Setup of lane 1:
==> flow/design.v (excerpt) <==
module fpadd (
    clk, reset, start,
    a, b,
    sum, 
    done
);
Size: about 100 I/O pins, about 0.012 sq mm of cells after synthesis.
export LEC_CHECK = 0
export ABC_AREA = 1
export CAP_MARGIN = 20
export CORE_MARGIN = 2
export CORE_UTILIZATION = 70
export SLEW_MARGIN = 20
create_clock -name core_clock -period 2.51 [get_ports {clk}]
run.sh (not shown) runs the stock make flow with config.mk's settings and CLKGATE_MAP_FILE=.
The inputs of lane 2 differ from those of lane 1 as listed below.
Settings: putting SETUP_SLACK_MARGIN at 1.21 where nothing was set; putting PLACE_DENSITY at 0.67 where nothing was set; swapping 70 for 72 in CORE_UTILIZATION; clearing ABC_AREA, which used to be 1; putting CTS_CLUSTER_SIZE at 76 where nothing was set; swapping 2.51 for 4.08 in the clock period (ns, I/O delays scaled along).
Against lane 1, lane 2 comes in 9.6% lower on summed instance area of the synthesized netlist.
Of the two values seen for path category of the worst min-delay check, reg -> reg was produced by lane 2 and in -> reg by lane 1.
Lane 2 reached the final stage; the timing, DRC and antenna checks on its layout passed.
Reported for lane 2 and lane 1, count of flip-flops and latches turned out identical to the last digit.
[compare] base=lane 1 new=lane 2: count of plain and timing-repair buffers in the layout increased 5, summed area of non-filler cells in the final layout moved down.

========
The RTL this note starts from:
==> flow/design.v <==
module fpadd (
    clk, reset, start,
    a, b,
    sum, 
    done
);
    input clk, reset, start;
    input [31:0] a, b;
    output [31:0] sum;
    output done;
    reg sign_a, sign_b, sign_r;
    reg [7:0] exp_a, exp_b, exp_r;
	reg [25:0] mant_a, mant_b;
    reg [25:0] mant_r;
	reg [31:0] sum;  
	reg done;
    reg [23:0] mant_sum;
    parameter IDLE = 3'b000;
    parameter SIGN = 3'b001;
    parameter SHIFT = 3'b010;
    parameter ADD = 3'b011;
	parameter RESSIGN = 3'b100;
    parameter NORM = 3'b101;
    parameter SEARCH = 3'b110;
	parameter FIN = 3'b111;
    reg[2:0] pres_state;
	always @(posedge clk) begin
	    if(reset) begin
			exp_a <= 0; exp_b <= 0; exp_r <= 0;
			mant_a <= 0; mant_b <= 0; mant_r <= 0;
			sign_a <= 0; sign_b <= 0; sign_r <= 0;
			done <= 0; sum <= 0; mant_sum <= 0;
    	end
    	else if(start) begin
	    	sign_a <= a[31];
	    	sign_b <= b[31];
			exp_a <= a[30:23];
			exp_b <= b[30:23];
			mant_a <= {3'b001, a[22:0]};  
			mant_b <= {3'b001, b[22:0]};  
	    	done <= 0;
	    	pres_state <= IDLE;
	    end
	    else begin
	    	case(pres_state)
			IDLE:  
	    	begin
		    	if ((exp_a == 8'b0) && (mant_a[22:0] == 22'b0 && mant_a[23] == 1'b1)) begin
					sum <= {sign_b, exp_b, mant_b[22:0]};
					done <= 1;
					pres_state <= FIN;
		    	end
	    		else if ((exp_b == 8'b0) && (mant_b[22:0] == 22'b0 && mant_b[23] == 1'b1)) begin
					sum <= {sign_a, exp_a, mant_a[22:0]};
					done <= 1;
					pres_state <= FIN;
		    	end
				else if (exp_a == 8'b11111111) begin
					sum <= {sign_a, exp_a, mant_a[22:0]};
					done <= 1;
					pres_state <= FIN;
				end
				else if (exp_b == 8'b11111111) begin
					sum <= {sign_b, exp_b, mant_b[22:0]};
					done <= 1;
					pres_state <= FIN;
				end
				else begin
					pres_state <= SIGN;
				end
			end	
			SIGN:  
			begin
				if (sign_a) begin
					mant_a <= ~mant_a + 1;
				end	
				if (sign_b) begin
					mant_b <= ~mant_b + 1;
				end	
				pres_state <= SHIFT;
			end
			SHIFT:  
			begin
				if(exp_a > exp_b) begin
					mant_b <= {sign_b, mant_b[25:1]};  
					exp_b <= exp_b + 1;
					exp_r <= exp_a;
				end
				else if(exp_a < exp_b) begin
					mant_a <= {sign_a, mant_a[25:1]};  
					exp_a <= exp_a + 1;
					exp_r <= exp_b;
				end
				else
					exp_r <= exp_a;
				pres_state <= (exp_a == exp_b) ? ADD : pres_state;
			end
			ADD:  
			begin
				mant_r <= mant_a + mant_b;
				pres_state <= RESSIGN;
			end
			RESSIGN:  
			begin
				if (mant_r[25] == 1) begin
					sign_r <= 1;
					mant_r <= -mant_r;
				end else begin
					sign_r <= 0;
				end
				pres_state <= NORM;
			end
			NORM:  
			begin
				if (mant_r == 0) begin
					exp_r <= 0;
					pres_state <= FIN;
				end else if ((mant_r[24] == 0) && (mant_r[23] == 1)) begin
					pres_state <= FIN;
				end else if (mant_r[24] == 1) begin
					mant_r <= mant_r >> 1;
					exp_r  <= exp_r + 1;
					pres_state <= FIN;
				end else
					pres_state <= SEARCH;
			end
			SEARCH:  
			begin
				if(mant_r[23] != 1) begin
					mant_r <= mant_r << 1;
					exp_r  <= exp_r - 1;
					pres_state <= SEARCH;
				end else
					pres_state <= FIN;
			end
			FIN:
			begin
				if (!done) begin
					sum <= {sign_r, exp_r, {mant_r[22:0]}};
					done <= 1;
				end
			end
			endcase
	    end
	end
endmodule
clock: 2.69 ns
lec_check: 0
cap_margin: 15
cell_pad_in_sites_detail_placement: 2
core_margin: 5
core_utilization: 40
cts_cluster_diameter: 121
gpl_routability_driven: 0
slew_margin: 20
The first run did not get past 4_1_cts.
Edit:
ABC_AREA = 0   (was not set)
CAP_MARGIN = 40   (was 15)
CORE_MARGIN = 6   (was 5)
CORE_UTILIZATION = 72   (was 40)
CTS_CLUSTER_DIAMETER = 123   (was 121)
GPL_TIMING_DRIVEN = 0   (was not set)
MAX_ROUTING_LAYER = met5   (was not set)
SETUP_SLACK_MARGIN = 0.25   (was not set)
clock period = 4.55 ns   (was 2.69 ns; I/O delays follow)
After rerunning:
- This time the run aborted during 3_5_place_dp
- synthesized area does not change
- die size came out lower by 41%
- synthesized cell count stays the same
Edit:
CAP_MARGIN = 20   (was 40)
CELL_PAD_IN_SITES_DETAIL_PLACEMENT = not set   (was 2)
CORE_MARGIN = 2   (was 6)
CTS_CLUSTER_DIAMETER = not set   (was 123)
CTS_CLUSTER_SIZE = 73   (was not set)
GPL_ROUTABILITY_DRIVEN = not set   (was 0)
GPL_TIMING_DRIVEN = not set   (was 0)
HOLD_SLACK_MARGIN = -0.08   (was not set)
MAX_ROUTING_LAYER = not set   (was met5)
PLACE_DENSITY = 0.95   (was not set)
SETUP_SLACK_MARGIN = not set   (was 0.25)
clock period = 2.67 ns   (was 4.55 ns; I/O delays follow)
Result: The new run stopped in 5_1_grt (GRT-0232). Synthesized cell count does not change. Die area falls by 11%. Synthesized area stays the same.
Edit:
CORE_UTILIZATION = 70   (was 72)
CTS_CLUSTER_SIZE = 23   (was 73)
HOLD_SLACK_MARGIN = not set   (was -0.08)
PLACE_DENSITY = not set   (was 0.95)
clock period = 2.06 ns   (was 2.67 ns; I/O delays follow)
Outcome: This time the run aborted during 4_1_cts, error DPL-0038. Area after synthesis does not change. Die area is higher by 2.8%. Synthesized cell count stays the same.
Edit:
ABC_AREA = not set   (was 0)
CORE_UTILIZATION = 62   (was 70)
CTS_CLUSTER_SIZE = not set   (was 23)
clock period = 3.12 ns   (was 2.06 ns; I/O delays follow)
The new run ran to the end with no violations.
Die area rose by roughly a tenth.
Area after synthesis does not change.
Synthesized cell count stays the same.
Edit:
ABC_AREA = 1   (was not set)
CORE_UTILIZATION = 69   (was 62)
CTS_CLUSTER_SIZE = 73   (was not set)
HOLD_SLACK_MARGIN = -0.08   (was not set)
clock period = 2.67 ns   (was 3.12 ns; I/O delays follow)
This time the run produced a layout that fails on setup timing.
Critical path depth is higher by 3.
Sequential share of layout area is lower by 1.5 points.
Area after synthesis is higher by about 10%.
Routed wire length grows by about 22%.
Die area came out lower by 0.61%.
Worst hold slack improves by 0.035 ns.
Sequential cell count is unchanged.
Synthesized cell count increases by 40%.
Sequential power grows by 38%.
Clock skew hardly moves.
Final cell count increases by about 33%.
Power is estimated from default activity; no workload was simulated.
